## rev 12
Design top_module, start of the top module:
module top_module(
    input wire clk,
    input wire rst,
    input wire spi_mosi,
    input wire spi_cs_n,
    input wire mic_data_1,
    input wire mic_data_2,
    output wire [7:0] out,
    output wire pos,
    output wire neg
);
clock: 4.32 ns
lec_check: 0
abc_area: 1
cap_margin: 20
core_margin: 2
core_utilization: 71
cts_cluster_diameter: 231
cts_cluster_size: 14
place_density_lb_addon: 0.27
setup_slack_margin: -0.3
slew_margin: 20
run.sh (not shown) runs the stock make flow with config.mk's settings and CLKGATE_MAP_FILE=.
Rev 12 | status: complete | timing, DRC, antenna: pass
> inputs changed (rev 12 -> rev 13)
Settings: CTS_CLUSTER_DIAMETER no longer set, was 231; ABC_AREA no longer set, was 1; CTS_CLUSTER_SIZE no longer set, was 14; PLACE_DENSITY_LB_ADDON no longer set, was 0.27; CORE_UTILIZATION now 40, was 71; SETUP_SLACK_MARGIN now 1.25, was -0.3; the clock period (ns, I/O delays scaled along) now 5.06, was 4.32.
==> results <==
Global-route usage on rev 13 is down relative to rev 12.
From rev 12 to rev 13 the numbers moved as follows: routed wire length lower; power per unit of standard cell area lower.
Rev 13 ends up with lower maximum clock frequency than rev 12 does.
Rev 13 vs rev 12 — mux share of post-synthesis cell area rose 5.0 points.
Rev 12 → rev 13: netlist area before placement went up, depth of the worst register-to-register path rose 2, critical path depth rose by 2.

---

The RTL this note starts from:
==> flow/design.v <==
module spi_port (
    input wire clk,                
    input wire rst_n,              
    input wire spi_clk,           
    input wire spi_mosi,          
    output wire spi_miso,         
    input wire spi_cs_n,          
    output reg [15:0] capture_reg
);
    reg [15:0] shift_reg;          
    reg cs_n_prev;                 
    always @(posedge clk or negedge rst_n) begin
        if (!rst_n) begin
            shift_reg <= 16'b0;
            capture_reg <= 16'b0;
            cs_n_prev <= 1'b1;
        end else begin
            cs_n_prev <= spi_cs_n;
            if (!spi_cs_n) begin
                shift_reg <= {shift_reg[14:0], spi_mosi};
            end else if (cs_n_prev == 1'b0 && spi_cs_n == 1'b1) begin
                capture_reg <= shift_reg;
            end
        end
    end
    assign spi_miso = 1'b0;
    wire _unused_spi_clk = spi_clk;
endmodule
module config_memory #(
    parameter NUM_ADDRESSES = 8  
)(
    input wire clk,                    
    input wire rst_n,                  
    input wire [7:0] addr,             
    input wire [7:0] data_in,          
    input wire wr_en,                  
    input wire rd_en,                  
    output reg [7:0] data_out         
);
    reg [7:0] memory [0:NUM_ADDRESSES-1];  
    integer i;
    always @(posedge clk or negedge rst_n) begin
        if (!rst_n) begin
            for (i = 0; i < NUM_ADDRESSES; i = i + 1) begin
                memory[i] <= 8'b0;
            end
        end else if (wr_en && addr < NUM_ADDRESSES) begin
            memory[addr[2:0]] <= data_in;
        end
    end
    always @(posedge clk) begin
        if (rd_en) begin
            data_out <= (addr < NUM_ADDRESSES) ? memory[addr[2:0]] : 8'b0;
        end
    end
endmodule
module demux1to2 (
    input wire clk,                
    input wire rst_n,              
    input wire [7:0]sel,     
    input wire [7:0] d,            
    output wire [7:0] a,
    output wire [7:0] b            
);
    reg [7:0] a_hold;
    reg [7:0] b_hold;
    always @(posedge clk or negedge rst_n) begin
        if (!rst_n) begin
            a_hold <= 8'b0;
            b_hold <= 8'b0;
        end else begin
            case(sel)
                8'd0: a_hold <= d;
                8'd1: b_hold <= d;
                default: ;
            endcase
        end
    end
    assign a = (sel == 8'd0) ? d : a_hold;
    assign b = (sel == 8'd1) ? d : b_hold;
endmodule
module decimator (
    input wire clk,                
    input wire rst,                
    input wire [7:0] decimation_ratio,  
    input wire data,               
    output reg out,               
    output reg dec_clk            
);
    reg [7:0] counter;           
    always @(posedge clk or posedge rst) begin
        if (rst) begin
            counter <= 8'b0;
            out <= 1'b0;
            dec_clk <= 1'b0;
        end else begin
            if (decimation_ratio == 8'b1) begin
                out <= data;
            end else begin
                counter <= counter + 1;
                if (counter >= decimation_ratio-1) begin
                    counter <= 8'b0;
                    out <= data;
                    dec_clk <= ~dec_clk;
                end
            end
        end
    end
endmodule
module buffer #(
    parameter MAX_LENGTH = 256
)(
    input wire clk,             
    input wire rst,             
    input wire en,              
    input wire data_1,          
    input wire data_2,          
    input wire [7:0] length,    
    output reg [7:0] corr,      
    output reg pos,
    output reg neg
);
    reg [MAX_LENGTH-1:0] shift_reg_1;
    reg [MAX_LENGTH-1:0] shift_reg_2;
    reg [7:0] corr_neg;
    reg [7:0] corr_pos;
    integer i;
    always @(posedge clk or posedge rst) begin
        if (rst) begin
            shift_reg_1 <= {MAX_LENGTH{1'b0}};
            shift_reg_2 <= {MAX_LENGTH{1'b0}};
            pos <= 1'b0;
            neg <= 1'b0;
            corr <= 8'b0;
            corr_neg <= 8'b0;
            corr_pos <= 8'b0;
        end else if (en) begin
            shift_reg_1 <= {shift_reg_1[MAX_LENGTH-2:0], data_1};
            shift_reg_2 <= {shift_reg_2[MAX_LENGTH-2:0], data_2};
            corr <= corr + (data_1 ^ data_2) - (shift_reg_1[MAX_LENGTH - 1] ^ shift_reg_2[MAX_LENGTH - 1]) ;
            if (length > 1) begin
                corr_neg <= corr_neg + (shift_reg_1[0] ^ data_2) - (shift_reg_1[MAX_LENGTH - 1] ^ shift_reg_2[MAX_LENGTH - 2]);
                corr_pos <= corr_pos + (data_1 ^ shift_reg_2[0]) - (shift_reg_1[MAX_LENGTH - 2] ^ shift_reg_2[MAX_LENGTH - 1]);
            end
            if (corr_neg < corr_pos) begin
                neg <= 1'b1;
                pos <= 1'b0;
            end else if (corr_pos < corr_neg) begin
                pos <= 1'b1;
                neg <= 1'b0;
            end else begin
                pos <= 1'b0;
                neg <= 1'b0;
            end
        end
    end
endmodule
module top_module(
    input wire clk,
    input wire rst,
    input wire spi_mosi,
    input wire spi_cs_n,
    input wire mic_data_1,
    input wire mic_data_2,
    output wire [7:0] out,
    output wire pos,
    output wire neg
);
wire [7:0] addr;
wire [7:0] value;
wire wr_en = 1;
wire rd_en = 1;
wire [7:0] mem_out;
wire [7:0] decimation_ratio;
wire dec_data_1;
wire dec_data_2;
wire dec_clk;
wire [7:0] filter_length;
wire [7:0] filter_out;
wire [15:0] capture_reg;
wire dummy;
wire dummy2;
wire corr_dec_en;
assign addr = capture_reg[15:8];
assign value = capture_reg[7:0];
    spi_port u_spi_port(
        .clk(clk),
        .rst_n(!rst),
        .spi_clk(clk),
        .spi_mosi(spi_mosi),
        .spi_miso(dummy),
        .spi_cs_n(spi_cs_n),
        .capture_reg(capture_reg)
    );
    config_memory u_memory(
        .clk(clk),            
        .rst_n(!rst),          
        .addr(addr),     
        .data_in(value),  
        .wr_en(wr_en),          
        .rd_en(rd_en),          
        .data_out(mem_out) 
    );
    demux1to2 u_demux1to2(
        .clk(clk),
        .rst_n(!rst),
        .sel(addr),
        .d(mem_out),
        .a(decimation_ratio),  
        .b(filter_length)
    );
    decimator u_decimator_1(
        .clk(clk),              
        .rst(rst),              
        .decimation_ratio(decimation_ratio),
        .data(mic_data_1),             
        .out(dec_data_1),              
        .dec_clk(dec_clk)           
    );
    decimator u_decimator_2(
        .clk(clk),              
        .rst(rst),              
        .decimation_ratio(decimation_ratio),
        .data(mic_data_2),             
        .out(dec_data_2),              
        .dec_clk(dummy2)           
    );
    buffer u_buffer(
        .clk(clk),         
        .rst(rst),         
        .en(corr_dec_en),
        .data_1(dec_data_1),        
        .data_2(dec_data_2),        
        .length(filter_length),
        .corr(out),
        .pos(pos),
        .neg(neg)   
    );
reg dec_clk_q;
always @(posedge clk or posedge rst) begin
    if (rst) dec_clk_q <= 1'b0;
    else dec_clk_q <= dec_clk;
end
assign corr_dec_en = (decimation_ratio == 8'b1) | (dec_clk & ~dec_clk_q);
endmodule
clock: 5.06 ns
lec_check: 0
cap_margin: 20
core_margin: 2
core_utilization: 40
slew_margin: 20
Next try:
Settings changed: ABC_AREA from default to 1, CORE_UTILIZATION 40 to 72, CTS_CLUSTER_DIAMETER from default to 393, CTS_CLUSTER_SIZE from default to 10.
Clock period 5.06 ns to 2.81 ns, I/O delays scaled along.
=> With this change the flow completed, yet does not pass: negative setup slack. Setup slack loses 0.72 ns. Core utilization rose by 37 points. Combinational power rose by well over a third. Wire length rose by about a fifth. Power rose by well over a third. Cell area stays flat. Clock power rose by well over a third. Global-route usage rose by 15 points. Via count rose by roughly a tenth. Cell count fell by a few percent.
Next try:
Settings changed: ABC_AREA 1 to default, CTS_CLUSTER_DIAMETER 393 to default, CTS_CLUSTER_SIZE 10 to default, PLACE_DENSITY_LB_ADDON from default to 0.01, SETUP_SLACK_MARGIN from default to 1.19.
Clock period 2.81 ns to 4.12 ns, I/O delays scaled along.
Now the flow ran to the end with no violations. Setup slack improves by 0.35 ns. Via count drops by a few percent. Die size goes up slightly. Wire length shrinks by a few percent. Total power falls by a quarter to a third. Clock skew drops by 0.0036 ns. Sequential share of layout area decreases by 0.15 points. Synthesized area climbs slightly. Global-route usage falls by 0.96 points.
Next try:
Settings changed: CTS_CLUSTER_DIAMETER from default to 357, CTS_CLUSTER_SIZE from default to 14, PLACE_DENSITY_LB_ADDON 0.01 to default, SETUP_SLACK_MARGIN 1.19 to default.
Clock period 4.12 ns to 2.94 ns, I/O delays scaled along.
With this change the flow reached the layout checks and failed them: negative setup slack.
Non-clock buffer count went up by 39.
Worst setup slack is worse by 1.2 ns.
Die area is unchanged.
Count of clock-buffer cells in the layout drops by 39.
Wire length is lower slightly.
Next try:
Settings changed: CORE_UTILIZATION 72 to 70, CTS_CLUSTER_DIAMETER 357 to default, CTS_CLUSTER_SIZE 14 to default, SETUP_SLACK_MARGIN from default to -0.51.
Clock period 2.94 ns to 7.03 ns, I/O delays scaled along.
After rerunning:
- With this change the flow finished with timing, DRC and antenna clean
- routed wire length came out lower by roughly a tenth
- cell count decreases slightly
- synthesized cell count stays the same
- setup slack gets better by 3.0 ns
- sequential power falls by well over a third
- non-clock buffer count goes down by 85
- worst hold slack loses 0.024 ns
- power came out lower by well over a third
Power is estimated from default activity; no workload was simulated.
